Setup of run 1:
## SimpleCPU
module SimpleCPU(clk, rst, data_fromRAM, wrEn, addr_toRAM, data_toRAM, pCounter);
parameter SIZE = 10;
input clk, rst;
input wire [31:0] data_fromRAM;
output reg wrEn;
output reg [SIZE-1:0] addr_toRAM;
output reg [31:0] data_toRAM;
output reg [SIZE-1:0] pCounter;
reg [ 3:0] opcode, opcodeNext;
reg [13:0] operand1, operand2, operand1Next, operand2Next;
reg [SIZE-1:0]   pCounterNext;
reg [31:0] num1, num2, num1Next, num2Next;
reg [ 3:0] state, stateNext;
always @(posedge clk)begin
	state    <= stateNext;
	pCounter <= pCounterNext;
	opcode   <= opcodeNext;
	operand1 <= operand1Next;
	operand2 <= operand2Next;
	num1     <= num1Next;
	num2     <= num2Next;
end
always @*begin
	stateNext    = state;
	pCounterNext = pCounter;
	opcodeNext   = opcode;
	operand1Next = operand1;
	operand2Next = operand2;
	num1Next     = num1;
	num2Next     = num2;
	addr_toRAM   = 0;
	wrEn         = 0;
	data_toRAM   = 0;
if(rst)
	begin
	stateNext    = 0;
	pCounterNext = 0;
	opcodeNext   = 0;
	operand1Next = 0;
	operand2Next = 0;
	num1Next     = 0;
	num2Next     = 0;
	addr_toRAM   = 0;
	wrEn         = 0;
	data_toRAM   = 0;
	end
else 
	case(state)                       
		0: begin											 
			pCounterNext = pCounter;
			opcodeNext   = opcode;
			operand1Next = 0;
			operand2Next = 0;
			addr_toRAM   = pCounter;
			num2Next     = 0;
			wrEn         = 0;
			data_toRAM   = 0;
			stateNext    = 1;
		end 
		1:begin                    
			pCounterNext = pCounter;
			opcodeNext   = {data_fromRAM[28], data_fromRAM[31:29]};
			operand1Next = data_fromRAM[27:14];
			operand2Next = data_fromRAM[13:0];
			addr_toRAM   = operand1Next;
			num1Next     = data_fromRAM;
			wrEn         = 0;
			data_toRAM   = 0;
			if( {data_fromRAM[28], data_fromRAM[31:29]} == 4'b0101 ) 	begin
				stateNext = 5;
				addr_toRAM = data_fromRAM[13:0];
				num1Next = operand1;
			end
			else if( {data_fromRAM[28], data_fromRAM[31:29]} == 4'b1101 ) 	begin
				stateNext = 6;
				addr_toRAM = data_fromRAM[27:14];
				num1Next = operand1;
			end
			else if(data_fromRAM[28] == 0 )  
				stateNext = 2;  
			else 
				stateNext = 3;
		end
		2: begin          
			pCounterNext = pCounter;
			opcodeNext   = opcode;
  ...
Size in the first run: about 5300 cells after synthesis, about 87 I/O pins, ~41000 sq um of cells after synthesis.
export LEC_CHECK = 0
export CAP_MARGIN = 5
export CORE_MARGIN = 2
export CORE_UTILIZATION = 61
export CTS_CLUSTER_DIAMETER = 340
export GPL_ROUTABILITY_DRIVEN = 1
export SETUP_SLACK_MARGIN = 0.36
export SLEW_MARGIN = 30
export TNS_END_PERCENT = 30
create_clock -name core_clock -period 10.7 [get_ports {clk}]
run.sh (not shown) runs the stock make flow with config.mk's settings and CLKGATE_MAP_FILE=.
[run 1] flow finished | final checks: failed | reasons: setup timing
[inputs] run 2 vs run 1
Settings: a change of TNS_END_PERCENT from 30 to 20; a change of SLEW_MARGIN from 30 to 20; a change of CAP_MARGIN from 5 to 20; a change of SETUP_SLACK_MARGIN from 0.36 to 2.3; a change of CORE_UTILIZATION from 61 to 58; a deleted CTS_CLUSTER_DIAMETER that had been 340; a deleted GPL_ROUTABILITY_DRIVEN that had been 1; a change of the clock period (ns, I/O delays scaled along) from 10.7 to 14.0.
Run 2 reached the end of the flow, and the finished layout is clean on the timing, design-rule and antenna checks. Compared to run 1, run 2 leaves more free space in the core. For run 2, the cell with the largest stage delay on the worst path was sky130_fd_sc_hd__fa_1, unlike run 1, where it was sky130_fd_sc_hd__fa_2. Final weighted congestion of routability-driven global placement, run 1 and run 2: lower on run 2. Side by side, first-pass detailed-route iteration total turned out lower in run 2 than in run 1. Y dimension of the die (run 2 vs. run 1) increases by a few percent. Setup-violating endpoint count in the final report: run 2 < run 1. Run 2 vs run 1, post-layout instance count excluding filler cells went down by about 5%. Total via count in the routed design was lower in run 2 than in run 1. From run 1 to run 2 the numbers moved as follows: final critical-path setup slack moved up; number of clock buffer instances in the layout went up 1; sum of routed wire length over all layers decreased 11000 microns; switching power has decreased.
Inputs modified between run 2 and run 3:
Settings: CORE_UTILIZATION changed from 58 to 40; HOLD_SLACK_MARGIN newly set to 0.3; TNS_END_PERCENT removed (was 20); ABC_AREA newly set to 1; CTS_CLUSTER_DIAMETER newly set to 196; SETUP_SLACK_MARGIN removed (was 2.3).
Of run 3 and run 2, run 3 shows the lower global routing usage summed across all routing layers, with run 2 above it.
For the wire length after detailed routing, run 3 came in about 0.6% higher than run 2 did.
Taking run 3 over run 2, the multi-input combinational cell count ratio works out to 1.13.
For run 3, the capture point of the worst path was data_toRAM[22], unlike run 2, where it was data_toRAM[31].
Taking run 2 as the reference, in run 3 routability congestion estimate dropped 4.2%, sequential fraction of total cell area was more or less identical, number of antenna violations at the first check in global routing down 18.
Run 2 → run 3: minimum clock period higher, buffering stage count on the worst path with inverters included +2, count of placed standard cells in the final layout, fillers left out picked up an extra 1570.
Going from run 2 to run 3, DRC marker count from the first detailed-route iteration went down; mean area per synthesized cell fell by 15%.
Changes in run 4 relative to run 3:
Settings: a deleted HOLD_SLACK_MARGIN that had been 0.3; a change of CORE_UTILIZATION from 40 to 52; a deleted CTS_CLUSTER_DIAMETER that had been 196; a deleted ABC_AREA that had been 1.
==> results <==
- In run 4 the die area turned out about 26% lower than in run 3.
- Run 3 reports its worst setup path startpoint as data_fromRAM[4] while run 4 reports data_fromRAM[17].
- Run 3 has higher number of rows in the core area than run 4.
- Of run 4 and run 3, only run 3 finishes the flow clean.
- Layout checks on run 4: not met. Flow itself completed; violations: setup timing.
- Met2 track demand over resource: run 4 vs run 3 up 21 points
- Mux cell area share after synthesis: run 4 vs run 3 up 4.7 points
- Relative to run 3, critical path's largest stage delay increased by 0.04 ns in run 4.
- For area inside the core boundary, dividing the value from run 3 by the value from run 4 gives 1.4.
- Run 4 against run 3: proportion of final cell area spent on non-clock buffers went up, total number of cells along the worst setup path dropped 6, final cycle utilization of the critical path rose 3.1 points, fraction of power spent switching nets went down 3.3 points.
Modified inputs, run 5 compared to run 4
Settings: SETUP_SLACK_MARGIN now 2.15, previously not set; CORE_UTILIZATION now 63, was 52.
--- outcome ---
Reported for run 5 and run 4, portion of netlist area occupied by mux cells turned out identical to the last digit.
Run 4 → run 5: site row count went down, full die area went down, synthesized cell count did not really move, maximum level of the CTS H-tree did not really move, height of the chip went down.
Looking only at cell resize tally after clock tree synthesis, and setting everything else aside, the higher value of run 5 and run 4 goes to run 5.
Run 5 ends up with a weighted congestion reported at the end of routability-driven placement that is 9.5% higher than in run 4.
Run 5: aborted in global routing (5_1_grt) (tool error)
No activity file was given, so power comes from the tool's default toggle rates.
